==> flow/config.mk <==
export PLATFORM = sky130hd
export DESIGN_NAME = CED
export DESIGN_NICKNAME = CED
export VERILOG_FILES = /design/flow/design.v
export SDC_FILE = /design/flow/constraint.sdc
export NUM_CORES = 4
export LEC_CHECK = 0
export ABC_AREA = 1
export CAP_MARGIN = 20
export CORE_MARGIN = 2
export CORE_UTILIZATION = 66
export CTS_CLUSTER_SIZE = 85
export HOLD_SLACK_MARGIN = 0.3
export PLACE_DENSITY = 0.6
export SLEW_MARGIN = 20
==> flow/design.v <==
`timescale 1ns/10ps
module  CED(
	input  clk,
	input  rst,
	input  enable,
	output reg ird,
	input  [7:0] idata,	
	output reg [13:0] iaddr,
	output reg cwr_mag_0,
	output reg [12:0] cdata_mag_wr0,
	output reg crd_mag_0,
	input  [12:0] cdata_mag_rd0,
	output reg [13:0] caddr_mag_0,
	output reg cwr_ang_0,
	output reg [12:0] cdata_ang_wr0,
	output reg crd_ang_0,
	input  [12:0] cdata_ang_rd0,
	output reg [13:0] caddr_ang_0,
	output reg cwr1,
	output reg [12:0] cdata_wr1,
	output reg crd1,
	input  [12:0] cdata_rd1,
	output reg [13:0] caddr_1,
	output reg cwr2,
	output reg [12:0] cdata_wr2,
	output reg [13:0] caddr_2,
	output reg done
);
reg [5:0] state,next_state,i;
reg [7:0] Grayscale_temp[0:8];
reg signed [12:0] magnitude_L0[0:8];
reg [12:0] angle_L0[0:8];
reg signed [12:0] Gx,Gy,magnitude;
reg signed [12:0] Gx_abs,Gy_abs;
reg [15:0] n,j;
reg [12:0]angle;
reg signed[28:0] Gy_temp,angle_tmp, Gy_temp1;
parameter INIT=5'd0,GRAYSCALE_ADDR=5'd1,WAIT=5'd2,GRAYSCALE_DATA=5'd3,
          LAYER0=5'd4,INIT1=5'd5,LAYER1_ADDR=5'd6,WAIT1=5'd7,LAYER1_DATA=5'd8,
		  LAYER1_DATA1=5'd9,NMS=5'd10,INIT2=5'd11,LAYER2_ADDR=5'd12,
		  WAIT2=5'd13,LAYER2_DATA=5'd14,LAYER2_DATA1=5'd15,HT=5'd16,FINISHED=5'd17;
always @(posedge clk or posedge rst ) begin
  if(rst) state<=INIT;
  else state<=next_state;
end
always @(*) begin
	case (state)
		INIT:begin
		  next_state=(enable)?GRAYSCALE_ADDR:INIT;
		end 
		GRAYSCALE_ADDR:begin
		  next_state=WAIT;
		end
        WAIT:begin
		   next_state=GRAYSCALE_DATA;
		end
        GRAYSCALE_DATA:begin
			next_state=(i>8)?LAYER0:GRAYSCALE_ADDR;  
		end
		LAYER0:begin
		   next_state=(j>15875)?INIT1:GRAYSCALE_ADDR;
		end
        INIT1:begin
          next_state=LAYER1_ADDR;
        end
        LAYER1_ADDR:begin
            next_state=WAIT1;
	    end 
        WAIT1:begin
		   if((n>0&&n<125)||(n%126==0)||(n%126==125)||(n>15750&&n<15875))next_state=LAYER1_DATA1;
		   else next_state=LAYER1_DATA;
		end
		LAYER1_DATA:begin
		  next_state=(i>8)?NMS:LAYER1_ADDR; 
		end
		LAYER1_DATA1:begin
          next_state=LAYER1_ADDR;
		end
        NMS:begin
		  next_state=(n>15875)?INIT2:LAYER1_ADDR;
		end
		INIT2:begin
		  next_state=LAYER2_ADDR;
		end
		LAYER2_ADDR:begin
		  next_state=WAIT2;
		end
		WAIT2:begin
		  if((n>0&&n<125)||(n%126==0)||(n%126==125)||(n>15750&&n<15875))next_state=LAYER2_DATA1;
		  else next_state=LAYER2_DATA;
		end
		LAYER2_DATA:begin
		  next_state=(i>8)?HT:LAYER2_ADDR; 
		end
		LAYER2_DATA1:begin
          next_state=LAYER2_ADDR;
		end
		HT:begin
		  next_state=(n>15875)?FINISHED:LAYER2_ADDR;
		end
		default:begin
		  next_state=state;
		end 
	endcase	
end
always @(posedge clk) begin
		case (state)
		INIT:begin
		  n=0;
		  i=0;
		  j=0;
		  done=0;
		  ird=0;
		  cwr_mag_0=0;
		  cwr_ang_0=0;
		  crd_mag_0=0;
		  crd_ang_0=0;
		  cwr1=0;
		  crd1=0;
		  cwr2=0;
		  angle=0;
		  angle_tmp=0;
		end 
		GRAYSCALE_ADDR:begin
		  ird=1;
		  cwr_ang_0=0;
		  cwr_mag_0=0;
		  if (i==0)iaddr=n;
		  else if(i==1)iaddr=n+1;
		  else if(i==2)iaddr=n+2;
		  else if(i==3)iaddr=n+128;
		  else if(i==4)iaddr=n+129;
		  else if(i==5)iaddr=n+130;
		  else if(i==6)iaddr=n+256;
		  else if(i==7)iaddr=n+257;
		  else iaddr=n+258; 
		end
		WAIT:begin
		  angle=0;
		  angle_tmp=0;
		end
        GRAYSCALE_DATA:begin
		  Grayscale_temp[i]=idata;
		  i=i+1;
		end
		LAYER0:begin
		  i=0;
		  ird=0;
		  cwr_ang_0=1;
		  cwr_mag_0=1;
		  n=(n%128==125)?n+3:n+1;
		  Gx=-(Grayscale_temp[0])+Grayscale_temp[2]-(Grayscale_temp[3]<<1)+
		     (Grayscale_temp[5]<<1)-Grayscale_temp[6]+Grayscale_temp[8];
		  Gy=-Grayscale_temp[0]-(Grayscale_temp[1]<<1)-Grayscale_temp[2]+
		     Grayscale_temp[6]+(Grayscale_temp[7]<<1)+Grayscale_temp[8];
          Gx_abs=(Gx[12]==1)?-Gx:Gx;
          Gy_abs=(Gy[12]==1)?-Gy:Gy;
		  magnitude=Gx_abs+Gy_abs;
          angle_tmp=(Gx!=0)?(Gy<<16)/Gx:Gx;
		  if(angle_tmp<$signed(29'h00006A09) && angle_tmp>$signed(29'h1FFF95F7))begin                         
			if (Gx!=0&&Gy==0)angle=13'h00;
			else if (Gx==0&&Gy!=0)angle=13'h5a;
			else angle=13'h00;
		  end         
		  else if(angle_tmp>$signed(29'h00006A09) && angle_tmp<$signed(29'h00026A09))angle=13'h2d;            
		  else if(angle_tmp>$signed(29'h00026A09) || angle_tmp<$signed(29'h1FFD95F7))angle=13'h5a;            
		  else angle=13'h87;
		  caddr_mag_0=j;
		  cdata_mag_wr0=magnitude;
		  caddr_ang_0=j;
          cdata_ang_wr0=angle;
		  j=j+1;
		end
        INIT1:begin
		  j=0;
		  n=0;
		  i=0;
		  cwr_ang_0=0;
		  cwr_mag_0=0;
        end
		LAYER1_ADDR:begin
		  if ((n>0&&n<125)||(n%126==0)||(n%126==125)||(n>15750&&n<15875)) begin
		    cwr1=0;
			caddr_1=n;
		  end
          else begin
		    crd_ang_0=1;
		    crd_mag_0=1;
			cwr1=0;
			if (i==0)begin
			  caddr_ang_0=j;
			  caddr_mag_0=j;
			end
		    else if(i==1)begin
			  caddr_ang_0=j+1;
			  caddr_mag_0=j+1;
			end
		    else if(i==2)begin
			  caddr_ang_0=j+2;
			  caddr_mag_0=j+2;
			end
		    else if(i==3)begin
			  caddr_ang_0=j+126;
			  caddr_mag_0=j+126;
			end
		    else if(i==4)begin
			  caddr_ang_0=j+127;
			  caddr_mag_0=j+127;
			end
		    else if(i==5)begin
			  caddr_ang_0=j+128;
			  caddr_mag_0=j+128;
			end
		    else if(i==6)begin
			  caddr_ang_0=j+252;
			  caddr_mag_0=j+252;
			end
		    else if(i==7)begin
			  caddr_ang_0=j+253;
			  caddr_mag_0=j+253;
			end
		    else begin
			  caddr_ang_0=j+254;
			  caddr_mag_0=j+254;
			end
		  end
		end
		LAYER1_DATA:begin
		  angle_L0[i]=cdata_ang_rd0;
		  magnitude_L0[i]=cdata_mag_rd0;
		  i=i+1;
		end
		LAYER1_DATA1:begin
          	cwr1=1;
			cdata_wr1=0;
			n=n+1;
		end
		NMS:begin
		  crd_ang_0=0;
		  crd_mag_0=0;
		  cwr1=1;
		  caddr_1=n;
		  if (angle_L0[4]==13'h00) begin
            cdata_wr1=(magnitude_L0[4]>=magnitude_L0[3]
			          &&magnitude_L0[4]>=magnitude_L0[5])?magnitude_L0[4]:0;			
		  end
		  else if (angle_L0[4]==13'h2d) begin
			cdata_wr1=(magnitude_L0[4]>=magnitude_L0[2]
			          &&magnitude_L0[4]>=magnitude_L0[6])?magnitude_L0[4]:0;	
		  end
          else if (angle_L0[4]==13'h5a) begin
			cdata_wr1=(magnitude_L0[4]>=magnitude_L0[1]
			          &&magnitude_L0[4]>=magnitude_L0[7])?magnitude_L0[4]:0;	
		  end
		  else begin
			cdata_wr1=(magnitude_L0[4]>=magnitude_L0[0]
			          &&magnitude_L0[4]>=magnitude_L0[8])?magnitude_L0[4]:0;
		  end
		  j=(j%126==123)?j+3:j+1;
		  n=n+1;
		  i=0;
		end
		INIT2:begin
		  j=0;
		  n=0;
		  i=0;
          cwr1=0;
		end
		LAYER2_ADDR:begin
		  if ((n>0&&n<125)||(n%126==0)||(n%126==125)||(n>15750&&n<15875)) begin
		    cwr2=0;
			caddr_2=n;
		  end
          else begin
            crd1=1;
			cwr2=0;
			if (i==0)caddr_1=j;
		    else if(i==1)caddr_1=j+1;
		    else if(i==2)caddr_1=j+2;
		    else if(i==3)caddr_1=j+126;
		    else if(i==4)caddr_1=j+127;
		    else if(i==5)caddr_1=j+128;
		    else if(i==6)caddr_1=j+252;
		    else if(i==7)caddr_1=j+253;
		    else caddr_1=j+254;
		  end
		end
		LAYER2_DATA:begin
		  magnitude_L0[i]=cdata_rd1;
		  i=i+1;
		end	
		LAYER2_DATA1:begin
          	cwr2=1;
			cdata_wr2=0;
			n=n+1;
		end
		HT:begin
          crd1=0;
		  cwr2=1;
		  caddr_2=n;
          if (magnitude_L0[4]>=13'd100)cdata_wr2=13'd255;
		  else if(magnitude_L0[4]<13'd50)cdata_wr2=13'd0;
		  else begin
			if ((magnitude_L0[0]>=13'd100)||(magnitude_L0[1]>=13'd100)||
			    (magnitude_L0[2]>=13'd100)||(magnitude_L0[3]>=13'd100)||
				(magnitude_L0[5]>=13'd100)||(magnitude_L0[6]>=13'd100)||
				(magnitude_L0[7]>=13'd100)||(magnitude_L0[8]>=13'd100)) begin
				cdata_wr2=13'd255;
			end
			else cdata_wr2=13'd0;
		  end
		  j=(j%126==123)?j+3:j+1;
		  n=n+1;
		  i=0;
		end
		FINISHED:begin
		  done=1;
		end
		default:begin
		end 
	endcase
end
endmodule
==> flow/run.sh <==
#!/bin/bash
# the make line also repeats each setting of config.mk as NAME=value (left out here)
make -C /OpenROAD-flow-scripts/flow DESIGN_CONFIG=/design/flow/config.mk WORK_HOME=/design/flow/orfs CLKGATE_MAP_FILE= finish
==> flow/constraint.sdc <==
create_clock -name core_clock -period 63.2 [get_ports {clk}]
set_input_delay 12.6400 -clock core_clock [delete_from_list [all_inputs] [get_ports {clk}]]
set_output_delay 12.6400 -clock core_clock [all_outputs]
set_load 0.01 [all_outputs]
==> GITHUB_STEP_SUMMARY, run 1 <==
### Metrics collected by this job

| Metric | Value |
|---|---|
| Routability congestion estimate | 1.02 |
| Area contributors post-synth | edfxtp_1 (19%), ha_1 (15%), nand2_1 (13%) |
| # H-tree levels | 2 |
| Synthesized cell area | 51300 um2 |
| Cells in synth_stat.txt | 7577 |
| Step where the flow halted | 5_1_grt |
| Chip Height | 283 um |
| Proportion of register bits with asynchronous set or reset after synthesis | 0.0520 |
| Multiplexer share of the synthesized area | 0.00137 |
| Global-route congestion overflow total | 1943 |
| Number of instances in the placed design | 10300 |
| Combinational family with the most area after synthesis | simple AND/OR/NAND/NOR gates |
| Number of instances in the synthesized netlist | ~7600 |
| Fraction of the yosys area taken by sequential cells | 0.201 |
| Cell area after placement | 66300 um2 |
| Clk buf depth | 3 |
| Number of synthesis warnings | 4 |
| Starting density of the core | 0.664 |
| Global routing usage summed across all routing layers | 0.943 |
| Sinks on the clock net | 346 |
| AND-OR/OR-AND Cells, Area Fraction | 0.157 |
| Port-buffer cells | 170 |
| Post-synthesis cell type with the largest instance count | nand2_1 |
| Area share of and/or/nand/nor cells after synthesis | 0.285 |
| Detail Placement HPWL | 150000 um |
| CTS Root Cell | clkbuf_16 |
| Number of synthesized flops with an enable pin | 328 |
| Number of clock buffers inserted by TritonCTS | 38 |
| Yosys top cell area share | 0.192 |
| Largest area contributor in the synthesized netlist | edfxtp_1 |
| DIE WIDTH | 283 um |
| Run status | stopped before the end |
| First error in the log | [ERROR GRT-0116] Global routing finished with congestion. Check the congestion regions in the DRC Viewer. |
| Prevailing post-synth register cell | edfxtp_1 |
| Distinct cells, synth | about 85 |
| Post-synthesis average cell area | 6.76 um2 |
| Total number of placement rows | 102 |
| Num ports | 181 |
| Overall die area | 79900 um2 |
| Xor+xnor area frac | 0.0762 |
| Post-synthesis share of cell area spent on full adders, half adders and majority gates | 0.174 |
| Core outline area | 77200 um2 |
| Chip area in the Yosys report | 51300 um2 |
| Ranking of synthesized cells by instance count | nand2_1 (1776), inv_1 (1153), ha_1 (629) |
| Flip-flop and latch count after synthesis | between 300 and 400 |
-- stage by stage --
stage	worst slack, ps	util
floorplan	-19.5	-
global placement	-533	0.859
detailed placement	-4820	0.859
CTS	-331	0.947
-- per-layer routing --
metal / overflow / GRT usage
met1: 135 / 0.905
met2: 1118 / 1.05
met3: 134 / 0.856
met4: 546 / 0.989
met5: 10 / 0.743
-- repair_timing --
item | 4_1_cts
endpoints found under the setup margin | 6
hold buffers | 0
pin swaps | 302
buffers inserted | 541
resized | 386
cloned | 3
==> run 2, diff against run 1 <==
- CAP_MARGIN: 20 -> 40
- CELL_PAD_IN_SITES_DETAIL_PLACEMENT: default -> 0
- CORE_UTILIZATION: 66 -> 70
- CTS_CLUSTER_SIZE: 85 -> 40
- GPL_ROUTABILITY_DRIVEN: default -> 0
- GPL_TIMING_DRIVEN: default -> 1
- HOLD_SLACK_MARGIN: 0.3 -> -0.09
- PLACE_DENSITY: 0.6 -> default
- SETUP_SLACK_MARGIN: default -> 1.73
- SLEW_MARGIN: 20 -> 10
- TNS_END_PERCENT: default -> 55
- clock period: 63.2 -> 64.5 ns (I/O delays scaled with it)
==> GITHUB_STEP_SUMMARY, run 2 <==
### Metrics collected by this job

| Metric | Value |
|---|---|
| DIE WIDTH | 275 um (-2.9%) |
| Core outline area | 72700 um2 (-5.8%) |
| Number of synthesized flops with an enable pin | 328 (unchanged) |
| Starting density of the core | 0.705 (+0.0411) |
| Total number of placement rows | 99 (-2.9%) |
| Combinational family with the most area after synthesis | simple AND/OR/NAND/NOR gates |
| Post-synthesis cell type with the largest instance count | nand2_1 |
| Chip area in the Yosys report | 51300 um2 (unchanged) |
| Overall die area | 75400 um2 (-5.6%) |
| Yosys top cell area share | 0.192 (unchanged) |
| Number of instances in the synthesized netlist | 7577 (unchanged) |
| AND-OR/OR-AND Cells, Area Fraction | 0.157 (unchanged) |
| Cells in synth_stat.txt | 7577 (unchanged) |
| Fraction of the yosys area taken by sequential cells | 0.201 (unchanged) |
| Num ports | 181 (unchanged) |
| Area share of and/or/nand/nor cells after synthesis | 0.285 (unchanged) |
| Port-buffer cells | 170 (unchanged) |
| Xor+xnor area frac | 0.0762 (unchanged) |
| Chip Height | 275 um (-2.9%) |
| Run status | stopped before the end |
| Post-synthesis average cell area | 6.76 um2 (unchanged) |
| Synthesized cell area | 51300 um2 (unchanged) |
| Detail Placement HPWL | 124000 um (-18%) |
| # H-tree levels | 2 (unchanged) |
| Step where the flow halted | 5_1_grt |
| Ranking of synthesized cells by instance count | nand2_1 (1776), inv_1 (1153), ha_1 (629) |
| Flip-flop and latch count after synthesis | 346 (unchanged) |
| Prevailing post-synth register cell | edfxtp_1 |
| Proportion of register bits with asynchronous set or reset after synthesis | 0.0520 (unchanged) |
| Post-synthesis share of cell area spent on full adders, half adders and majority gates | 0.174 (unchanged) |
| CTS Root Cell | clkbuf_16 |
| Number of clock buffers inserted by TritonCTS | 37 (-2.6%) |
| Distinct cells, synth | 85 (unchanged) |
| Sinks on the clock net | 346 (unchanged) |
| Number of synthesis warnings | 4 (unchanged) |
| Area contributors post-synth | edfxtp_1 (19%), ha_1 (15%), nand2_1 (13%) |
| Clk buf depth | 3 (unchanged) |
| Largest area contributor in the synthesized netlist | edfxtp_1 |
| Worst Setup Slack post-DPL | -2800 ps (+2020 ps) |
| Multiplexer share of the synthesized area | 0.00137 (unchanged) |
-- run 2: metrics by stage --
| stage | std cells | cell area, um2 |
|---|---|---|
| 2_1_floorplan | 7721 | 53100 |
| 3_3_place_gp | 9011 | 57500 |
| 3_5_place_dp | 9029 | 57700 |
| 4_1_cts | 9307 | 61200 |
-- run 2: what timing repair did --
item | 4_1_cts
gates cloned | 2
hold buffers | 0
setup buffers | 211
resized | 168
pin swaps | 145
setup endpoints to repair | 6
==> run 3, diff against run 2 <==
- CAP_MARGIN: 40 -> 10
- CTS_CLUSTER_DIAMETER: default -> 237
- HOLD_SLACK_MARGIN: -0.09 -> default
- SETUP_SLACK_MARGIN: 1.73 -> -0.37
- clock period: 64.5 -> 61.4 ns (I/O delays scaled with it)
==> GITHUB_STEP_SUMMARY, run 3 <==
### Metrics collected by this job

| Metric | Value |
|---|---|
| Largest area contributor in the synthesized netlist | edfxtp_1 |
| Ranking of synthesized cells by instance count | nand2_1 (1776), inv_1 (1153), ha_1 (629) |
| Xor+xnor area frac | 0.0762 (unchanged) |
| Post-synthesis cell type with the largest instance count | nand2_1 |
| Yosys top cell area share | 0.192 (unchanged) |
| Number of synthesis warnings | 4 (unchanged) |
| Sinks on the clock net | 346 (unchanged) |
| Distinct cells, synth | 85 (unchanged) |
| Cells in synth_stat.txt | 7577 (unchanged) |
| Area contributors post-synth | edfxtp_1 (19%), ha_1 (15%), nand2_1 (13%) |
| Overall die area | 75400 um2 (unchanged) |
| Chip Height | 275 um (unchanged) |
| Detail Placement HPWL | 158000 um (+27%) |
| Starting density of the core | 0.705 (unchanged) |
| Number of synthesized flops with an enable pin | 328 (unchanged) |
| Number of hold buffers added after cts | 0 (unchanged) |
| Num ports | 181 (unchanged) |
| Number of instances in the synthesized netlist | 7577 (unchanged) |
| Port-buffer cells | 170 (unchanged) |
| First error in the log | [ERROR GRT-0116] Global routing finished with congestion. Check the congestion regions in the DRC Viewer. |
| Fraction of the yosys area taken by sequential cells | 0.201 (unchanged) |
| Clk buf depth | 3 (unchanged) |
| Total number of placement rows | 99 (unchanged) |
| DIE WIDTH | 275 um (unchanged) |
| Combinational family with the most area after synthesis | simple AND/OR/NAND/NOR gates |
| Core outline area | 72700 um2 (unchanged) |
| Global-route congestion overflow total | 3194 |
| Step where the flow halted | 5_1_grt |
| Post-synthesis share of cell area spent on full adders, half adders and majority gates | 0.174 (unchanged) |
| AND-OR/OR-AND Cells, Area Fraction | 0.157 (unchanged) |
| Flip-flop and latch count after synthesis | 346 (unchanged) |
| Prevailing post-synth register cell | edfxtp_1 |
| CTS Root Cell | clkbuf_16 |
| Chip area in the Yosys report | 51300 um2 (unchanged) |
| Run status | stopped before the end |
| Number of clock buffers inserted by TritonCTS | 12 (-68%) |
| Proportion of register bits with asynchronous set or reset after synthesis | 0.0520 (unchanged) |
| # H-tree levels | 1 (-1) |
| Post-synthesis average cell area | 6.76 um2 (unchanged) |
| Area share of and/or/nand/nor cells after synthesis | 0.285 (unchanged) |
| Synthesized cell area | 51300 um2 (unchanged) |
| Global routing usage summed across all routing layers | 0.950 |
| Multiplexer share of the synthesized area | 0.00137 (unchanged) |
run 3: repair_timing:
action,4_1_cts
gates cloned,0
endpoints found under the setup margin,6
buffers inserted,390
resized,236
pin swaps,246
run 3: layer usage:
metal  overflow  track usage
met3        114        0.818
met1        105        0.882
met5         23        0.618
met4        814         1.04
met2       2138         1.13
run 3: stage by stage:
stage	cell area (um2)	std cells	worst slack, ps
floorplan	53100	7721	-1350
global placement	66200	10200	-1090
detailed placement	66200	10200	-6810
CTS	70500	10600	-2990
==> run 4, diff against run 3 <==
- CAP_MARGIN: 10 -> 20
- CELL_PAD_IN_SITES_DETAIL_PLACEMENT: 0 -> default
- CORE_UTILIZATION: 70 -> 66
- CTS_CLUSTER_DIAMETER: 237 -> 375
- CTS_CLUSTER_SIZE: 40 -> default
- GPL_ROUTABILITY_DRIVEN: 0 -> default
- GPL_TIMING_DRIVEN: 1 -> default
- HOLD_SLACK_MARGIN: default -> -0.08
- PLACE_DENSITY: default -> 0.6
- SETUP_SLACK_MARGIN: -0.37 -> default
- SLEW_MARGIN: 10 -> 20
- TNS_END_PERCENT: 55 -> default
- clock period: 61.4 -> 63.7 ns (I/O delays scaled with it)
==> GITHUB_STEP_SUMMARY, run 4 <==
### Metrics collected by this job

| Metric | Value |
|---|---|
| Cell area after placement | 65600 um2 (-0.90%) |
| Number of synthesized flops with an enable pin | 328 (unchanged) |
| Multiplexer share of the synthesized area | 0.00137 (unchanged) |
| Number of hold buffers added after cts | 0 (unchanged) |
| Num ports | 181 (unchanged) |
| # H-tree levels | 2 (+1) |
| Port-buffer cells | 170 (unchanged) |
| Distinct cells, synth | 85 (unchanged) |
| Routability congestion estimate | 1.03 |
| Cells in synth_stat.txt | 7577 (unchanged) |
| Xor+xnor area frac | 0.0762 (unchanged) |
| DIE WIDTH | 283 um (+2.9%) |
| Post-synthesis cell type with the largest instance count | nand2_1 |
| Number of synthesis warnings | 4 (unchanged) |
| Step where the flow halted | 5_1_grt |
| Total number of placement rows | 102 (+3.0%) |
| Fraction of the yosys area taken by sequential cells | 0.201 (unchanged) |
| CTS Root Cell | clkbuf_16 |
| Run status | stopped before the end |
| Overall die area | 79900 um2 (+6.0%) |
| Global-route congestion overflow total | ~420 |
| Global routing usage summed across all routing layers | 0.796 |
| Number of clock buffers inserted by TritonCTS | 37 (+25) |
| Post-synthesis share of cell area spent on full adders, half adders and majority gates | 0.174 (unchanged) |
| Area contributors post-synth | edfxtp_1 (19%), ha_1 (15%), nand2_1 (13%) |
| Prevailing post-synth register cell | edfxtp_1 |
| Worst Setup Slack post-DPL | -4370 ps (+2440 ps) |
| Ranking of synthesized cells by instance count | nand2_1 (1776), inv_1 (1153), ha_1 (629) |
| AND-OR/OR-AND Cells, Area Fraction | 0.157 (unchanged) |
| Number of instances in the synthesized netlist | 7577 (unchanged) |
| Largest area contributor in the synthesized netlist | edfxtp_1 |
| Core outline area | 77200 um2 (+6.2%) |
| First error in the log | [ERROR GRT-0116] Global routing finished with congestion. Check the congestion regions in the DRC Viewer. |
| Detail Placement HPWL | 146000 um (-7.5%) |
| Post-synthesis average cell area | 6.76 um2 (unchanged) |
| Flip-flop and latch count after synthesis | 346 (unchanged) |
| Sinks on the clock net | 346 (unchanged) |
| Proportion of register bits with asynchronous set or reset after synthesis | 0.0520 (unchanged) |
| Chip Height | 283 um (+2.9%) |
| Clk buf depth | 3 (unchanged) |
| Starting density of the core | 0.664 (-0.0411) |
| Chip area in the Yosys report | 51300 um2 (unchanged) |
| Synthesized cell area | 51300 um2 (unchanged) |
| Yosys top cell area share | 0.192 (unchanged) |
| Area share of and/or/nand/nor cells after synthesis | 0.285 (unchanged) |
| Combinational family with the most area after synthesis | simple AND/OR/NAND/NOR gates |
run 4: what timing repair did:
item                                    4_1_cts
pin swaps                                   218
buffers inserted                            385
endpoints found under the setup margin        6
resized                                     354
gates cloned                                  3
endpoints found under the hold margin         0
run 4: through the flow:
step | std cells | TNS [ps] | hold slack (ps)
after detailed placement | 10200 | -25050 | 341
after CTS | 10700 | -62.6 | 389
after floorplan | 7721 | 0 | 331
after global placement | 10200 | -331 | 336
run 4: layer usage:
metal  global-route usage  GRT overflow
met1                0.788            41
met4                0.802           125
met5                0.375             1
met3                0.651            46
met2                0.955           207
==> run 5, diff against run 4 <==
- CORE_UTILIZATION: 66 -> 72
- CTS_CLUSTER_DIAMETER: 375 -> 99
- CTS_CLUSTER_SIZE: default -> 76
- HOLD_SLACK_MARGIN: -0.08 -> 0.29
- PLACE_DENSITY: 0.6 -> default
- PLACE_DENSITY_LB_ADDON: default -> 0.28
- clock period: 63.7 -> 58.4 ns (I/O delays scaled with it)
==> GITHUB_STEP_SUMMARY, run 5 <==
### Metrics collected by this job

| Metric | Value |
|---|---|
| Area contributors post-synth | edfxtp_1 (19%), ha_1 (15%), nand2_1 (13%) |
| Num ports | 181 (unchanged) |
| AND-OR/OR-AND Cells, Area Fraction | 0.157 (unchanged) |
| Multiplexer share of the synthesized area | 0.00137 (unchanged) |
| Port-buffer cells | 170 (unchanged) |
| First error in the log | [ERROR DPL-0038] Utilization greater than 100%, impossible to legalize |
| Distinct cells, synth | 85 (unchanged) |
| Detail Placement HPWL | 199000 um (+36%) |
| Number of synthesized flops with an enable pin | 328 (unchanged) |
| Overall die area | 73300 um2 (-8.2%) |
| Post-synthesis cell type with the largest instance count | nand2_1 |
| Xor+xnor area frac | 0.0762 (unchanged) |
| Synthesized cell area | 51300 um2 (unchanged) |
| Yosys top cell area share | 0.192 (unchanged) |
| Total number of placement rows | 97 (-4.9%) |
| Step where the flow halted | 4_1_cts |
| Starting density of the core | 0.729 (+0.0656) |
| Ranking of synthesized cells by instance count | nand2_1 (1776), inv_1 (1153), ha_1 (629) |
| Fraction of the yosys area taken by sequential cells | 0.201 (unchanged) |
| Run status | stopped before the end |
| Post-synthesis average cell area | 6.76 um2 (unchanged) |
| Largest area contributor in the synthesized netlist | edfxtp_1 |
| DIE WIDTH | 271 um (-4.2%) |
| Proportion of register bits with asynchronous set or reset after synthesis | 0.0520 (unchanged) |
| Chip Height | 271 um (-4.2%) |
| Number of synthesis warnings | 4 (unchanged) |
| Area share of and/or/nand/nor cells after synthesis | 0.285 (unchanged) |
| Number of instances in the synthesized netlist | 7577 (unchanged) |
| Flip-flop and latch count after synthesis | 346 (unchanged) |
| Cells in synth_stat.txt | 7577 (unchanged) |
| Routability congestion estimate | 1.12 (+9.3%) |
| Core outline area | 70300 um2 (-9.0%) |
| Combinational family with the most area after synthesis | simple AND/OR/NAND/NOR gates |
| Prevailing post-synth register cell | edfxtp_1 |
| Chip area in the Yosys report | 51300 um2 (unchanged) |
| Post-synthesis share of cell area spent on full adders, half adders and majority gates | 0.174 (unchanged) |
-- run 5: per-stage QoR --
step / utilization / cell area (um2) / worst slack [ps] / hold WS (ps) / instances
2_1_floorplan: - / 53300 / -4100 / 331 / 7721
3_3_place_gp: 0.947 / 66600 / -3850 / 335 / 10200
3_5_place_dp: 0.947 / 66600 / -16410 / 345 / 10200
==> run 6, diff against run 5 <==
- HOLD_SLACK_MARGIN: 0.29 -> -0.1
- SLEW_MARGIN: 20 -> 35
- clock period: 58.4 -> 56.8 ns (I/O delays scaled with it)
==> GITHUB_STEP_SUMMARY, run 6 <==
### Metrics collected by this job

| Metric | Value |
|---|---|
| Num ports | 181 (unchanged) |
| Proportion of register bits with asynchronous set or reset after synthesis | 0.0520 (unchanged) |
| Combinational family with the most area after synthesis | simple AND/OR/NAND/NOR gates |
| Xor+xnor area frac | 0.0762 (unchanged) |
| Post-synthesis average cell area | 6.76 um2 (unchanged) |
| Area contributors post-synth | edfxtp_1 (19%), ha_1 (15%), nand2_1 (13%) |
| Prevailing post-synth register cell | edfxtp_1 |
| Overall die area | 73300 um2 (unchanged) |
| Run status | stopped before the end |
| Ranking of synthesized cells by instance count | nand2_1 (1776), inv_1 (1153), ha_1 (629) |
| Synthesized cell area | 51300 um2 (unchanged) |
| Fraction of the yosys area taken by sequential cells | 0.201 (unchanged) |
| AND-OR/OR-AND Cells, Area Fraction | 0.157 (unchanged) |
| Area share of and/or/nand/nor cells after synthesis | 0.285 (unchanged) |
| Chip Height | 271 um (unchanged) |
| Port-buffer cells | 170 (unchanged) |
| Distinct cells, synth | 85 (unchanged) |
| Cells in synth_stat.txt | 7577 (unchanged) |
| Largest area contributor in the synthesized netlist | edfxtp_1 |
| Number of synthesized flops with an enable pin | 328 (unchanged) |
| Number of synthesis warnings | 4 (unchanged) |
| DIE WIDTH | 271 um (unchanged) |
| Starting density of the core | 0.729 (unchanged) |
| Detail Placement HPWL | 199000 um (+0.11%) |
| First error in the log | [ERROR DPL-0038] Utilization greater than 100%, impossible to legalize |
| Routability congestion estimate | 1.12 (-0.17%) |
| Multiplexer share of the synthesized area | 0.00137 (unchanged) |
| Step where the flow halted | 4_1_cts |
| Flip-flop and latch count after synthesis | 346 (unchanged) |
| Chip area in the Yosys report | 51300 um2 (unchanged) |
| Number of instances in the placed design | 10200 (-0.039%) |
| Total number of placement rows | 97 (unchanged) |
| Post-synthesis cell type with the largest instance count | nand2_1 |
| Cell area after placement | 66500 um2 (about the same) |
| Yosys top cell area share | 0.192 (unchanged) |
| Post-synthesis share of cell area spent on full adders, half adders and majority gates | 0.174 (unchanged) |
| Core outline area | 70300 um2 (unchanged) |
| Number of instances in the synthesized netlist | 7577 (unchanged) |
run 6: metrics by stage:
stage / util / setup TNS (ps) / worst slack (ps)
detailed placement: 0.947 / -105880 / -17680
global placement: 0.947 / -32410 / -5430
floorplan: - / -33590 / -5700
==> run 7, diff against run 6 <==
- ABC_AREA: 1 -> default
- CAP_MARGIN: 20 -> 15
- CELL_PAD_IN_SITES_DETAIL_PLACEMENT: default -> 0
- CORE_UTILIZATION: 72 -> 33
- CTS_CLUSTER_DIAMETER: 99 -> default
- CTS_CLUSTER_SIZE: 76 -> default
- GPL_TIMING_DRIVEN: default -> 1
- HOLD_SLACK_MARGIN: -0.1 -> 0.14
- PLACE_DENSITY_LB_ADDON: 0.28 -> 0.11
- SETUP_SLACK_MARGIN: default -> 5.0
- SLEW_MARGIN: 35 -> 20
- clock period: 56.8 -> 85.4 ns (I/O delays scaled with it)
==> GITHUB_STEP_SUMMARY, run 7 <==
## Synthesis and layout report

| Metric | Value |
|---|---|
| Distinct cells, synth | 123 (+45%) |
| Library cell contributing the largest single delay on the critical path | or4b_2 |
| Prevailing post-synth register cell | edfxtp_1 |
| Post-synthesis share of cell area spent on full adders, half adders and majority gates | 0.173 (-0.00114) |
| TritonCTS clock tree | built |
| Minimum hold slack | 352 ps |
| Ranking of synthesized cells by instance count | ha_1 (629), nor2_1 (587), nand2_1 (519) |
| Area share of and/or/nand/nor cells after synthesis | 0.214 (-0.0706) |
| Routed vias/inst | 5.66 |
| Area contributors post-synth | edfxtp_1 (19%), ha_1 (15%), a21oi_1 (4.3%) |
| End point of the critical path | cdata_ang_wr0[3]$_DFFE_PP_ |
| Cells on worst reg2reg path | 406 |
| Global routing usage summed across all routing layers | 0.238 |
| Iteration count of the initial detailed-routing pass | 6 |
| Core outline area | 156000 um2 (+120%) |
| Family with the most delay on the worst path | AND-OR/OR-AND gates |
| CTS Root Cell | clkbuf_16 |
| Xor+xnor area frac | 0.0634 (-0.0128) |
| Worst-Skew Late Latency | 640 ps |
| Sinks on the clock net | 346 |
| Starting density of the core | 0.332 (-0.398) |
| Final cell utilization of the core | 0.386 |
| Final Routed Wirelength | slightly below 200000 um |
| Cells in synth_stat.txt | 6576 (-13%) |
| Number of instances in the synthesized netlist | 6576 (-13%) |
| Delay of the slowest cell on the worst path | 600 ps |
| Number of clock buffers inserted by TritonCTS | 43 |
| Type of the worst setup path | flop to flop |
| Pin slew with the least headroom to its limit | 1160 ps |
| Post-synthesis cell type with the largest instance count | ha_1 |
| Detail Placement HPWL | 153000 um (-23%) |
| Number of warnings the tools reported | approximately 58 |
| Routability congestion estimate | 0.918 (-18%) |
| Chip area in the Yosys report | 51800 um2 (+1.0%) |
| Synthesized cell area | 51800 um2 (+1.0%) |
| Largest area contributor in the synthesized netlist | edfxtp_1 |
| AND-OR/OR-AND Cells, Area Fraction | 0.261 (+0.104) |
| Number of synthesis warnings | 4 (unchanged) |
| Combinational family with the most area after synthesis | AND-OR/OR-AND gates |
| Pin count of the biggest net entering global routing | 46 |
| Chip Height | 400 um (+48%) |
| Tally of filler cells in the layout | about 16000 |
| DIE WIDTH | 400 um (+48%) |
| Launch instance of the worst register-to-register path | Grayscale_temp[0][0]$_DFFE_PP_ |
| Area of the multi-input gates | between 40000 and 50000 um2 |
| Area taken by flip-flops and latches | 10300 um2 |
| Initial DRC count | 3792 |
| Multiplexer share of the synthesized area | 0.0312 (+0.0298) |
| Global-route congestion overflow total | 0 |
| Buf+Inv Stages, Crit Path | 27 |
| Clk buf depth | 3 |
| Sum of negative setup slack | 0 ps |
| Run status | timing/DRC/antenna clean |
| Total number of placement rows | 145 (+49%) |
| Num ports | 181 (unchanged) |
| Number of nets with antenna violations after routing | 0 |
| Global-route wire length before repair | 298000 um |
| Number of max-cap violations | 0 |
| Number of antenna violations at the first check in global routing | 1 |
| Final Cycle Share | 0.877 |
| Layout-stage area growth over the synthesis result | 16.3% |
| Post-synthesis average cell area | 7.87 um2 (+16%) |
| CP Capture Type | flop |
| Via count of the first global-routing pass | just under 50000 |
| Number of max-slew violations in the final report | 0 |
| Required time worst endpoint | 85770 ps |
| Port-buffer cells | 170 (unchanged) |
| Setup clock skew after layout | slightly below 40 ps |
| Relative slew slack | 0.222 |
| Hold Vio Cnt, Final | 0 |
| Most used cell, CP | o21a_1 |
| Category of the worst setup path launch point | flop |
| Net count of the finished layout | 7699 |
| Endpoint, Worst Hold | state[14]$_DFF_PP0_ |
| Remaining routing DRC violations | 0 |
| Signal arrival time at the worst endpoint | 75290 ps |
| Type of the tightest min-delay check | flop to flop |
| Number of synthesized flops with an enable pin | 328 (unchanged) |
| Fraction of the yosys area taken by sequential cells | 0.199 (-0.00199) |
| Proportion of register bits with asynchronous set or reset after synthesis | 0.0520 (unchanged) |
| Number of hold buffers added after cts | 0 |
| Via count | 51300 |
| Hold path startpoint | state[5]$_DFF_PP0_ |
| Register-to-Register Setup Slack | 10480 ps |
| Flip-flop and latch count after synthesis | 346 (unchanged) |
| Cell area after placement | 57400 um2 (-14%) |
| WL/cell | 21.6 um |
| Maximum fanout along the worst path | 20 |
| Yosys top cell area share | 0.190 (-0.00190) |
| Count of final setup violators | 0 |
| Instance count along the most critical hold path | 0 |
| Final Critical Period | 74920 ps |
| # H-tree levels | 2 |
| Overall die area | 160000 um2 (+120%) |
| Unrepaired setup endpoints after global routing | no |
| Instance count on the critical path | between 400 and 500 |
| Clock Pin Slew Worst Setup and Hold Paths | 60 ps |
| Endpoint of the worst register-to-register path | cdata_ang_wr0[3]$_DFFE_PP_ |
| Cell area after layout | 60200 um2 |
| Highest attainable clock frequency | around 0.013 GHz |
| Timing startpoint of the critical path | Grayscale_temp[0][0]$_DFFE_PP_ |
run 7: what timing repair did:
action                                  CTS  global route
endpoints found under the setup margin    6             6
pin swaps                                17            76
cloned                                    0             1
buffers inserted                         20            33
resized                                  99           234
run 7: per-stage QoR:
step | worst slack, ps | cells
2_1_floorplan | 5050 | 6720
3_3_place_gp | 1100 | 8927
3_5_place_dp | -210 | 8927
4_1_cts | 5050 | 9027
5_1_grt | 4750 | 9062
6_report | 10480 | 9063
run 7: layout make-up:
class,instances,share of cell area
multi-input combinational,5613,0.665
clock buffer,52,0.0184
antenna,2,0.0000831
tap,2058,0.0428
timing repair buffer,466,0.0665
inverter,498,0.0311
sequential,346,0.171
clock inverter,28,0.00490
run 7: metal layers:
layer / vias to the layer above / global-route usage / wire length, um
met5: - / 0 / 0
met4: 0 / 0.0575 / 5270
met3: 263 / 0.0217 / 8570
met2: 1303 / 0.414 / 93600
met1: 24700 / 0.316 / 88500
li1: 25000 / - / -
==> run 8, diff against run 7 <==
- ABC_AREA: default -> 1
- CAP_MARGIN: 15 -> 20
- CELL_PAD_IN_SITES_DETAIL_PLACEMENT: 0 -> default
- CORE_UTILIZATION: 33 -> 68
- CTS_CLUSTER_DIAMETER: default -> 260
- CTS_CLUSTER_SIZE: default -> 34
- GPL_TIMING_DRIVEN: 1 -> default
- HOLD_SLACK_MARGIN: 0.14 -> 0.29
- PLACE_DENSITY_LB_ADDON: 0.11 -> default
- SETUP_SLACK_MARGIN: 5.0 -> default
- clock period: 85.4 -> 60.1 ns (I/O delays scaled with it)
==> GITHUB_STEP_SUMMARY, run 8 <==
### Metrics collected by this job

| Metric | Value |
|---|---|
| Largest area contributor in the synthesized netlist | edfxtp_1 |
| Num ports | 181 (unchanged) |
| DIE WIDTH | 279 um (-30%) |
| Ranking of synthesized cells by instance count | nand2_1 (1776), inv_1 (1153), ha_1 (629) |
| Prevailing post-synth register cell | edfxtp_1 |
| Port-buffer cells | 170 (unchanged) |
| Cell area after placement | 66600 um2 (+16%) |
| Number of synthesis warnings | 4 (unchanged) |
| Chip area in the Yosys report | 51300 um2 (-0.99%) |
| Proportion of register bits with asynchronous set or reset after synthesis | 0.0520 (unchanged) |
| Post-synthesis average cell area | 6.76 um2 (-14%) |
| Worst Setup Slack post-DPL | -6570 ps (-6360 ps) |
| Number of synthesized flops with an enable pin | 328 (unchanged) |
| Post-synthesis cell type with the largest instance count | nand2_1 |
| Multiplexer share of the synthesized area | 0.00137 (-0.0298) |
| Xor+xnor area frac | 0.0762 (+0.0128) |
| Yosys top cell area share | 0.192 (+0.00190) |
| Chip Height | 279 um (-30%) |
| Number of instances in the synthesized netlist | 7577 (+15%) |
| Combinational family with the most area after synthesis | simple AND/OR/NAND/NOR gates |
| Cells in synth_stat.txt | 7577 (+15%) |
| Area contributors post-synth | edfxtp_1 (19%), ha_1 (15%), nand2_1 (13%) |
| Run status | stopped before the end |
| Post-synthesis share of cell area spent on full adders, half adders and majority gates | 0.174 (+0.00114) |
| Overall die area | 77600 um2 (-52%) |
| Flip-flop and latch count after synthesis | 346 (unchanged) |
| Synthesized cell area | 51300 um2 (-0.99%) |
| Area share of and/or/nand/nor cells after synthesis | 0.285 (+0.0706) |
| Detail Placement HPWL | 154000 um (+0.82%) |
| Starting density of the core | 0.687 (+0.356) |
| AND-OR/OR-AND Cells, Area Fraction | 0.157 (-0.104) |
| First error in the log | [ERROR DPL-0033] detailed placement checks failed during check placement. |
| Step where the flow halted | 4_1_cts |
| Fraction of the yosys area taken by sequential cells | 0.201 (+0.00199) |
| Core outline area | 74600 um2 (-52%) |
| Distinct cells, synth | 85 (-31%) |
| Total number of placement rows | 100 (-31%) |
| Routability congestion estimate | 1.09 (+19%) |
[run 8: per-stage QoR]
stage / std cells / TNS [ps]
2_1_floorplan: 7721 / -13790
3_3_place_gp: 10200 / -13820
3_5_place_dp: 10200 / -39140
==> run 9, diff against run 8 <==
- CORE_UTILIZATION: 68 -> 70
- CTS_CLUSTER_DIAMETER: 260 -> 253
- CTS_CLUSTER_SIZE: 34 -> 44
- HOLD_SLACK_MARGIN: 0.29 -> default
- PLACE_DENSITY: default -> 0.6
- clock period: 60.1 -> 60.7 ns (I/O delays scaled with it)
==> GITHUB_STEP_SUMMARY, run 9 <==
### Metrics collected by this job

| Metric | Value |
|---|---|
| Run status | stopped before the end |
| Step where the flow halted | 4_1_cts |
| First error in the log | [ERROR DPL-0033] detailed placement checks failed during check placement. |
| DIE WIDTH | 275 um (-1.4%) |
| Detail Placement HPWL | 158000 um (+2.9%) |
| Proportion of register bits with asynchronous set or reset after synthesis | 0.0520 (unchanged) |
| Fraction of the yosys area taken by sequential cells | 0.201 (unchanged) |
| Overall die area | 75400 um2 (-2.8%) |
| Flip-flop and latch count after synthesis | 346 (unchanged) |
| Multiplexer share of the synthesized area | 0.00137 (unchanged) |
| Xor+xnor area frac | 0.0762 (unchanged) |
| Core outline area | 72700 um2 (-2.5%) |
| Port-buffer cells | 170 (unchanged) |
| Number of synthesis warnings | 4 (unchanged) |
| Largest area contributor in the synthesized netlist | edfxtp_1 |
| Post-synthesis average cell area | 6.76 um2 (unchanged) |
| Chip area in the Yosys report | 51300 um2 (unchanged) |
| Post-synthesis share of cell area spent on full adders, half adders and majority gates | 0.174 (unchanged) |
| Routability congestion estimate | 1.04 (-4.8%) |
| Num ports | 181 (unchanged) |
| Synthesized cell area | 51300 um2 (unchanged) |
| Yosys top cell area share | 0.192 (unchanged) |
| Number of instances in the synthesized netlist | 7577 (unchanged) |
| Area contributors post-synth | edfxtp_1 (19%), ha_1 (15%), nand2_1 (13%) |
| Distinct cells, synth | 85 (unchanged) |
| Chip Height | 275 um (-1.4%) |
| Number of instances in the placed design | 10200 (+0.069%) |
| Starting density of the core | 0.705 (+0.0176) |
| Prevailing post-synth register cell | edfxtp_1 |
| Combinational family with the most area after synthesis | simple AND/OR/NAND/NOR gates |
| Area share of and/or/nand/nor cells after synthesis | 0.285 (unchanged) |
| Cells in synth_stat.txt | 7577 (unchanged) |
| AND-OR/OR-AND Cells, Area Fraction | 0.157 (unchanged) |
| Post-synthesis cell type with the largest instance count | nand2_1 |
| Worst Setup Slack post-DPL | -7310 ps (-739 ps) |
| Total number of placement rows | 99 (-1.0%) |
| Number of synthesized flops with an enable pin | 328 (unchanged) |
| Ranking of synthesized cells by instance count | nand2_1 (1776), inv_1 (1153), ha_1 (629) |
==> run 9: stage by stage <==
stage               hold slack [ps]  cell area [um2]
detailed placement              335            66700
floorplan                       331            53300
global placement                334            66700
==> run 10, diff against run 9 <==
- CAP_MARGIN: 20 -> 0
- CORE_UTILIZATION: 70 -> 72
- CTS_CLUSTER_DIAMETER: 253 -> default
- CTS_CLUSTER_SIZE: 44 -> 15
- clock period: 60.7 -> 88.5 ns (I/O delays scaled with it)
==> GITHUB_STEP_SUMMARY, run 10 <==
## Synthesis and layout report

| Metric | Value |
|---|---|
| Fraction of the yosys area taken by sequential cells | 0.201 (unchanged) |
| Area taken by flip-flops and latches | between 10000 and 15000 um2 |
| Number of max-slew violations in the final report | 0 |
| Maximum fanout along the worst path | 30 |
| Setup clock skew after layout | 48.1 ps |
| AND-OR/OR-AND Cells, Area Fraction | 0.157 (unchanged) |
| Register-to-Register Setup Slack | 7850 ps |
| Port-buffer cells | 170 (unchanged) |
| Relative slew slack | 0.195 |
| Cells in synth_stat.txt | 7577 (unchanged) |
| TritonCTS clock tree | built |
| Run status | timing/DRC/antenna clean |
| Via count | between 50000 and 60000 |
| Timing startpoint of the critical path | Grayscale_temp[0][1]$_DFFE_PP_ |
| CTS Root Cell | clkbuf_16 |
| Hold path startpoint | state[5]$_DFF_PP0_ |
| Post-synthesis average cell area | 6.76 um2 (unchanged) |
| Instance count on the critical path | 552 |
| Family with the most delay on the worst path | simple AND/OR/NAND/NOR gates |
| Number of antenna violations at the first check in global routing | 6 |
| Worst-Skew Late Latency | around 630 ps |
| Iteration count of the initial detailed-routing pass | 9 |
| Number of synthesized flops with an enable pin | 328 (unchanged) |
| Num ports | 181 (unchanged) |
| Most used cell, CP | nand2_1 |
| Final Cycle Share | 0.911 |
| Pin slew with the least headroom to its limit | roughly 1200 ps |
| Post-synthesis cell type with the largest instance count | nand2_1 |
| Cells on worst reg2reg path | 552 |
| Clock Pin Slew Worst Setup and Hold Paths | 70 ps |
| CP Capture Type | flop |
| Net count of the finished layout | 8584 |
| Combinational family with the most area after synthesis | simple AND/OR/NAND/NOR gates |
| Detail Placement HPWL | 125000 um (-21%) |
| Global routing usage summed across all routing layers | 0.457 |
| Number of hold buffers added after cts | 0 |
| Sinks on the clock net | 346 |
| Global-route congestion overflow total | 0 |
| # H-tree levels | 2 |
| Number of nets with antenna violations after routing | 0 |
| Area of the multi-input gates | 36500 um2 |
| Area contributors post-synth | edfxtp_1 (19%), ha_1 (15%), nand2_1 (13%) |
| Layout-stage area growth over the synthesis result | 9.97% |
| Final Critical Period | a little over 80000 ps |
| Instance count along the most critical hold path | 0 |
| Chip area in the Yosys report | 51300 um2 (unchanged) |
| Largest area contributor in the synthesized netlist | edfxtp_1 |
| Proportion of register bits with asynchronous set or reset after synthesis | 0.0520 (unchanged) |
| Overall die area | 73300 um2 (-2.7%) |
| Number of instances in the synthesized netlist | 7577 (unchanged) |
| Signal arrival time at the worst endpoint | 81000 ps |
| Final Routed Wirelength | roughly 180000 um |
| Xor+xnor area frac | 0.0762 (unchanged) |
| Starting density of the core | 0.729 (+0.0245) |
| Prevailing post-synth register cell | edfxtp_1 |
| Count of final setup violators | 0 |
| Post-synthesis share of cell area spent on full adders, half adders and majority gates | 0.174 (unchanged) |
| Initial DRC count | 7438 |
| Buf+Inv Stages, Crit Path | 98 |
| Type of the tightest min-delay check | flop to flop |
| Number of clock buffers inserted by TritonCTS | 39 |
| Total number of placement rows | 97 (-2.0%) |
| Required time worst endpoint | 88840 ps |
| DIE WIDTH | 271 um (-1.4%) |
| Synthesized cell area | 51300 um2 (unchanged) |
| Category of the worst setup path launch point | flop |
| Hold Vio Cnt, Final | 0 |
| Delay of the slowest cell on the worst path | between 500 and 600 ps |
| Flip-flop and latch count after synthesis | 346 (unchanged) |
| WL/cell | 20.3 um |
| Minimum hold slack | between 300 and 400 ps |
| Core outline area | 70300 um2 (-3.4%) |
| Tally of filler cells in the layout | approximately 4900 |
| Routed vias/inst | 6.31 |
| Multiplexer share of the synthesized area | 0.00137 (unchanged) |
| Ranking of synthesized cells by instance count | nand2_1 (1776), inv_1 (1153), ha_1 (629) |
| Remaining routing DRC violations | 0 |
| Distinct cells, synth | 85 (unchanged) |
| Library cell contributing the largest single delay on the critical path | edfxtp_1 |
| Chip Height | 271 um (-1.4%) |
| Number of max-cap violations | 0 |
| End point of the critical path | cdata_ang_wr0[1]$_DFFE_PP_ |
| Clk buf depth | 3 |
| Type of the worst setup path | flop to flop |
| Global-route wire length before repair | 271000 um |
| Via count of the first global-routing pass | between 50000 and 60000 |
| Launch instance of the worst register-to-register path | Grayscale_temp[0][1]$_DFFE_PP_ |
| Pin count of the biggest net entering global routing | 39 |
| Yosys top cell area share | 0.192 (unchanged) |
| Area share of and/or/nand/nor cells after synthesis | 0.285 (unchanged) |
| Number of warnings the tools reported | about 60 |
| Highest attainable clock frequency | 0.0124 GHz |
| Endpoint, Worst Hold | state[14]$_DFF_PP0_ |
| Number of synthesis warnings | 4 (unchanged) |
| Routability congestion estimate | 1.04 (about the same) |
| Endpoint of the worst register-to-register path | cdata_ang_wr0[1]$_DFFE_PP_ |
-- run 10: per-layer routing --
| metal | global-route usage | vias up | wire length, um |
|---|---|---|---|
| li1 | - | 25600 | - |
| met1 | 0.525 | 24800 | 62800 |
| met2 | 0.743 | 3955 | 78900 |
| met3 | 0.0997 | 1254 | 20300 |
| met4 | 0.346 | 4 | 17100 |
| met5 | 0 | - | 28 |
-- run 10: repair_timing --
action / CTS / global route
setup buffers: 0 / 48
pin swaps: 0 / 3
cloned: 2 / 12
endpoints found under the setup margin: 6 / 6
resized: 4 / 89
-- run 10: through the flow --
step	util	TNS [ps]	worst slack, ps	cell area, um2	instances
floorplan	-	0	17550	51800	7721
global placement	0.771	0	3730	54200	8689
detailed placement	0.771	-2450	-527	54200	8689
CTS	0.791	0	44.2	55600	8762
global route	0.802	-2990	-638	56300	8823
finish	0.802	0	7850	56400	8829
-- run 10: area by class of cell --
type,count,area share
inverters,1194,0.0809
repair inverters,14,0.00138
diodes,6,0.000266
well taps,940,0.0209
flip-flops and latches,346,0.183
multi-input cells,5996,0.647
repair buffers,262,0.0429
clock inverters,19,0.00402
clock buffers,52,0.0198
==> run 11, diff against run 10 <==
- CTS_CLUSTER_DIAMETER: default -> 86
- CTS_CLUSTER_SIZE: 15 -> 100
- SETUP_SLACK_MARGIN: default -> 5.0
- TNS_END_PERCENT: default -> 5
- clock period: 88.5 -> 47.8 ns (I/O delays scaled with it)
==> GITHUB_STEP_SUMMARY, run 11 <==
### Metrics collected by this job

| Metric | Value |
|---|---|
| Number of synthesis warnings | 4 (unchanged) |
| Area contributors post-synth | edfxtp_1 (19%), ha_1 (15%), nand2_1 (13%) |
| Xor+xnor area frac | 0.0762 (unchanged) |
| Num ports | 181 (unchanged) |
| Fraction of the yosys area taken by sequential cells | 0.201 (unchanged) |
| Port-buffer cells | 170 (unchanged) |
| Yosys top cell area share | 0.192 (unchanged) |
| Worst Setup Slack post-DPL | -22950 ps (-22420 ps) |
| Post-synthesis share of cell area spent on full adders, half adders and majority gates | 0.174 (unchanged) |
| Total number of placement rows | 97 (unchanged) |
| Combinational family with the most area after synthesis | simple AND/OR/NAND/NOR gates |
| DIE WIDTH | 271 um (unchanged) |
| Number of synthesized flops with an enable pin | 328 (unchanged) |
| Flip-flop and latch count after synthesis | 346 (unchanged) |
| Proportion of register bits with asynchronous set or reset after synthesis | 0.0520 (unchanged) |
| Post-synthesis average cell area | 6.76 um2 (unchanged) |
| Run status | stopped before the end |
| Step where the flow halted | 4_1_cts |
| Chip Height | 271 um (unchanged) |
| Largest area contributor in the synthesized netlist | edfxtp_1 |
| Ranking of synthesized cells by instance count | nand2_1 (1776), inv_1 (1153), ha_1 (629) |
| Core outline area | 70300 um2 (unchanged) |
| Distinct cells, synth | 85 (unchanged) |
| AND-OR/OR-AND Cells, Area Fraction | 0.157 (unchanged) |
| Synthesized cell area | 51300 um2 (unchanged) |
| Number of instances in the placed design | 10200 (+17%) |
| Multiplexer share of the synthesized area | 0.00137 (unchanged) |
| Number of instances in the synthesized netlist | 7577 (unchanged) |
| Starting density of the core | 0.729 (unchanged) |
| Detail Placement HPWL | 171000 um (+37%) |
| Routability congestion estimate | 1.07 (+2.8%) |
| Overall die area | 73300 um2 (unchanged) |
| First error in the log | [ERROR DPL-0038] Utilization greater than 100%, impossible to legalize |
| Area share of and/or/nand/nor cells after synthesis | 0.285 (unchanged) |
| Post-synthesis cell type with the largest instance count | nand2_1 |
| Prevailing post-synth register cell | edfxtp_1 |
| Cells in synth_stat.txt | 7577 (unchanged) |
| Chip area in the Yosys report | 51300 um2 (unchanged) |
==> run 11: stage by stage <==
step | cell area [um2] | util
2_1_floorplan | 52800 | -
3_3_place_gp | 66300 | 0.943
3_5_place_dp | 66300 | 0.943
==> run 12, diff against run 11 <==
- CAP_MARGIN: 0 -> 40
- CELL_PAD_IN_SITES_DETAIL_PLACEMENT: default -> 0
- CORE_MARGIN: 2 -> 9
- CTS_CLUSTER_DIAMETER: 86 -> default
- CTS_CLUSTER_SIZE: 100 -> 40
- GPL_ROUTABILITY_DRIVEN: default -> 0
- GPL_TIMING_DRIVEN: default -> 1
- PLACE_DENSITY: 0.6 -> default
- PLACE_DENSITY_LB_ADDON: default -> 0.18
- SETUP_SLACK_MARGIN: 5.0 -> 3.94
- SLEW_MARGIN: 20 -> 10
- TNS_END_PERCENT: 5 -> 55
- clock period: 47.8 -> 18.9 ns (I/O delays scaled with it)
==> GITHUB_STEP_SUMMARY, run 12 <==
### Metrics collected by this job

| Metric | Value |
|---|---|
| Flip-flop and latch count after synthesis | 346 (unchanged) |
| Chip area in the Yosys report | 51300 um2 (unchanged) |
| Proportion of register bits with asynchronous set or reset after synthesis | 0.0520 (unchanged) |
| Port-buffer cells | 170 (unchanged) |
| Run status | stopped before the end |
| Core outline area | 70300 um2 (unchanged) |
| Total number of placement rows | 97 (unchanged) |
| Number of synthesis warnings | 4 (unchanged) |
| First error in the log | [ERROR DPL-0038] Utilization greater than 100%, impossible to legalize |
| Prevailing post-synth register cell | edfxtp_1 |
| Area share of and/or/nand/nor cells after synthesis | 0.285 (unchanged) |
| Post-synthesis cell type with the largest instance count | nand2_1 |
| Combinational family with the most area after synthesis | simple AND/OR/NAND/NOR gates |
| Chip Height | 285 um (+5.2%) |
| Overall die area | 81100 um2 (+11%) |
| Detail Placement HPWL | 203000 um (+18%) |
| Number of synthesized flops with an enable pin | 328 (unchanged) |
| Step where the flow halted | 4_1_cts |
| Yosys top cell area share | 0.192 (unchanged) |
| Post-synthesis average cell area | 6.76 um2 (unchanged) |
| Fraction of the yosys area taken by sequential cells | 0.201 (unchanged) |
| Distinct cells, synth | 85 (unchanged) |
| Number of instances in the synthesized netlist | 7577 (unchanged) |
| Cells in synth_stat.txt | 7577 (unchanged) |
| Number of instances in the placed design | 10300 (+0.52%) |
| Xor+xnor area frac | 0.0762 (unchanged) |
| Area contributors post-synth | edfxtp_1 (19%), ha_1 (15%), nand2_1 (13%) |
| Ranking of synthesized cells by instance count | nand2_1 (1776), inv_1 (1153), ha_1 (629) |
| Starting density of the core | 0.729 (unchanged) |
| Synthesized cell area | 51300 um2 (unchanged) |
| Post-synthesis share of cell area spent on full adders, half adders and majority gates | 0.174 (unchanged) |
| Num ports | 181 (unchanged) |
| DIE WIDTH | 285 um (+5.2%) |
| AND-OR/OR-AND Cells, Area Fraction | 0.157 (unchanged) |
| Largest area contributor in the synthesized netlist | edfxtp_1 |
| Multiplexer share of the synthesized area | 0.00137 (unchanged) |
-- run 12: per-stage QoR --
step / utilization / area, um2 / TNS (ps) / worst slack [ps]
floorplan: - / 53100 / -262450 / -43850
global placement: 0.951 / 66800 / -260420 / -43450
detailed placement: 0.954 / 67000 / -335260 / -55950
==> run 13, diff against run 12 <==
- ABC_AREA: 1 -> default
- CAP_MARGIN: 40 -> 20
- CELL_PAD_IN_SITES_DETAIL_PLACEMENT: 0 -> default
- CORE_MARGIN: 9 -> 2
- CTS_CLUSTER_SIZE: 40 -> default
- GPL_ROUTABILITY_DRIVEN: 0 -> default
- GPL_TIMING_DRIVEN: 1 -> default
- PLACE_DENSITY_LB_ADDON: 0.18 -> 0.28
- SETUP_SLACK_MARGIN: 3.94 -> default
- SLEW_MARGIN: 10 -> 20
- TNS_END_PERCENT: 55 -> default
- clock period: 18.9 -> 59.9 ns (I/O delays scaled with it)
==> GITHUB_STEP_SUMMARY, run 13 <==
### Metrics collected by this job

| Metric | Value |
|---|---|
| Run status | stopped before the end |
| Step where the flow halted | 4_1_cts |
| First error in the log | [ERROR DPL-0033] detailed placement checks failed during check placement. |
| Post-synthesis share of cell area spent on full adders, half adders and majority gates | 0.173 (-0.00114) |
| Ranking of synthesized cells by instance count | ha_1 (629), nor2_1 (587), nand2_1 (519) |
| Routability congestion estimate | roughly 1.2 |
| Area share of and/or/nand/nor cells after synthesis | 0.214 (-0.0706) |
| Number of synthesis warnings | 4 (unchanged) |
| Xor+xnor area frac | 0.0634 (-0.0128) |
| Starting density of the core | 0.725 (-0.00398) |
| Post-synthesis average cell area | 7.87 um2 (+16%) |
| Worst Setup Slack post-DPL | -18360 ps (+37580 ps) |
| Combinational family with the most area after synthesis | AND-OR/OR-AND gates |
| Largest area contributor in the synthesized netlist | edfxtp_1 |
| Distinct cells, synth | 123 (+45%) |
| Area contributors post-synth | edfxtp_1 (19%), ha_1 (15%), a21oi_1 (4.3%) |
| Proportion of register bits with asynchronous set or reset after synthesis | 0.0520 (unchanged) |
| Num ports | 181 (unchanged) |
| Chip Height | 272 um (-4.4%) |
| Number of synthesized flops with an enable pin | 328 (unchanged) |
| Core outline area | 71400 um2 (+1.6%) |
| Post-synthesis cell type with the largest instance count | ha_1 |
| Yosys top cell area share | 0.190 (-0.00190) |
| AND-OR/OR-AND Cells, Area Fraction | 0.261 (+0.104) |
| Port-buffer cells | 170 (unchanged) |
| Chip area in the Yosys report | 51800 um2 (+1.0%) |
| Cells in synth_stat.txt | 6576 (-13%) |
| Flip-flop and latch count after synthesis | 346 (unchanged) |
| Multiplexer share of the synthesized area | 0.0312 (+0.0298) |
| Number of instances in the synthesized netlist | 6576 (-13%) |
| Prevailing post-synth register cell | edfxtp_1 |
| Synthesized cell area | 51800 um2 (+1.0%) |
| Detail Placement HPWL | 186000 um (-8.0%) |
| Total number of placement rows | 98 (+1.0%) |
| Overall die area | 74100 um2 (-8.7%) |
| DIE WIDTH | 272 um (-4.4%) |
| Fraction of the yosys area taken by sequential cells | 0.199 (-0.00199) |
==> run 13: through the flow <==
stage	area [um2]	cells	setup TNS, ps	util
2_1_floorplan	53400	6720	-68070	-
3_3_place_gp	66300	9102	-58270	0.929
3_5_place_dp	66300	9102	-109530	0.929
==> run 14, diff against run 13 <==
- ABC_AREA: default -> 1
- CORE_UTILIZATION: 72 -> 66
- CTS_CLUSTER_DIAMETER: default -> 253
- CTS_CLUSTER_SIZE: default -> 34
- HOLD_SLACK_MARGIN: default -> 0.29
- PLACE_DENSITY: default -> 0.6
- PLACE_DENSITY_LB_ADDON: 0.28 -> default
- clock period: 59.9 -> 62.5 ns (I/O delays scaled with it)
==> GITHUB_STEP_SUMMARY, run 14 <==
### Metrics collected by this job

| Metric | Value |
|---|---|
| Overall die area | 79900 um2 (+7.9%) |
| Xor+xnor area frac | 0.0762 (+0.0128) |
| Yosys top cell area share | 0.192 (+0.00190) |
| Multiplexer share of the synthesized area | 0.00137 (-0.0298) |
| Distinct cells, synth | 85 (-31%) |
| Starting density of the core | 0.664 (-0.0616) |
| Detail Placement HPWL | 151000 um (-19%) |
| Global routing usage summed across all routing layers | 0.906 |
| Num ports | 181 (unchanged) |
| Chip area in the Yosys report | 51300 um2 (-0.99%) |
| Sinks on the clock net | around 350 |
| Number of synthesized flops with an enable pin | 328 (unchanged) |
| Cell area after placement | 66400 um2 (+0.24%) |
| Number of clock buffers inserted by TritonCTS | 14 |
| Fraction of the yosys area taken by sequential cells | 0.201 (+0.00199) |
| Largest area contributor in the synthesized netlist | edfxtp_1 |
| Proportion of register bits with asynchronous set or reset after synthesis | 0.0520 (unchanged) |
| Routability congestion estimate | 1.10 (-6.4%) |
| Number of instances in the synthesized netlist | 7577 (+15%) |
| Number of hold buffers added after cts | 0 |
| Area contributors post-synth | edfxtp_1 (19%), ha_1 (15%), nand2_1 (13%) |
| Number of synthesis warnings | 4 (unchanged) |
| Combinational family with the most area after synthesis | simple AND/OR/NAND/NOR gates |
| Post-synthesis cell type with the largest instance count | nand2_1 |
| DIE WIDTH | 283 um (+3.9%) |
| Global-route congestion overflow total | between 1500 and 2000 |
| # H-tree levels | 1 |
| Post-synthesis average cell area | 6.76 um2 (-14%) |
| Cells in synth_stat.txt | 7577 (+15%) |
| Post-synthesis share of cell area spent on full adders, half adders and majority gates | 0.174 (+0.00114) |
| Ranking of synthesized cells by instance count | nand2_1 (1776), inv_1 (1153), ha_1 (629) |
| Total number of placement rows | 102 (+4.1%) |
| AND-OR/OR-AND Cells, Area Fraction | 0.157 (-0.104) |
| Flip-flop and latch count after synthesis | 346 (unchanged) |
| Prevailing post-synth register cell | edfxtp_1 |
| CTS Root Cell | clkbuf_16 |
| Synthesized cell area | 51300 um2 (-0.99%) |
| Core outline area | 77200 um2 (+8.2%) |
| Run status | stopped before the end |
| Port-buffer cells | 170 (unchanged) |
| Chip Height | 283 um (+3.9%) |
| Clk buf depth | 3 |
| Step where the flow halted | 5_1_grt |
| Area share of and/or/nand/nor cells after synthesis | 0.285 (+0.0706) |
| First error in the log | [ERROR GRT-0232] Routing congestion too high. Check the congestion heatmap in the GUI. |
-- run 14: timing repair --
| action | CTS |
|---|---|
| gates cloned | 4 |
| resized | 173 |
| setup endpoints to repair | 6 |
| buffers inserted | 149 |
| hold endpoints to repair | 0 |
| pin swaps | 166 |
-- run 14: through the flow --
stage / std cells / worst slack (ps) / hold slack, ps
3_3_place_gp: 10200 / -261 / 332
2_1_floorplan: 7721 / -26.9 / 331
3_5_place_dp: 10200 / -4170 / 360
4_1_cts: 10400 / -1400 / 388
-- run 14: routing by layer --
metal,overflow,global-route usage
met5,14,0.657
met4,406,0.950
met3,101,0.806
met2,970,1.03
met1,97,0.869
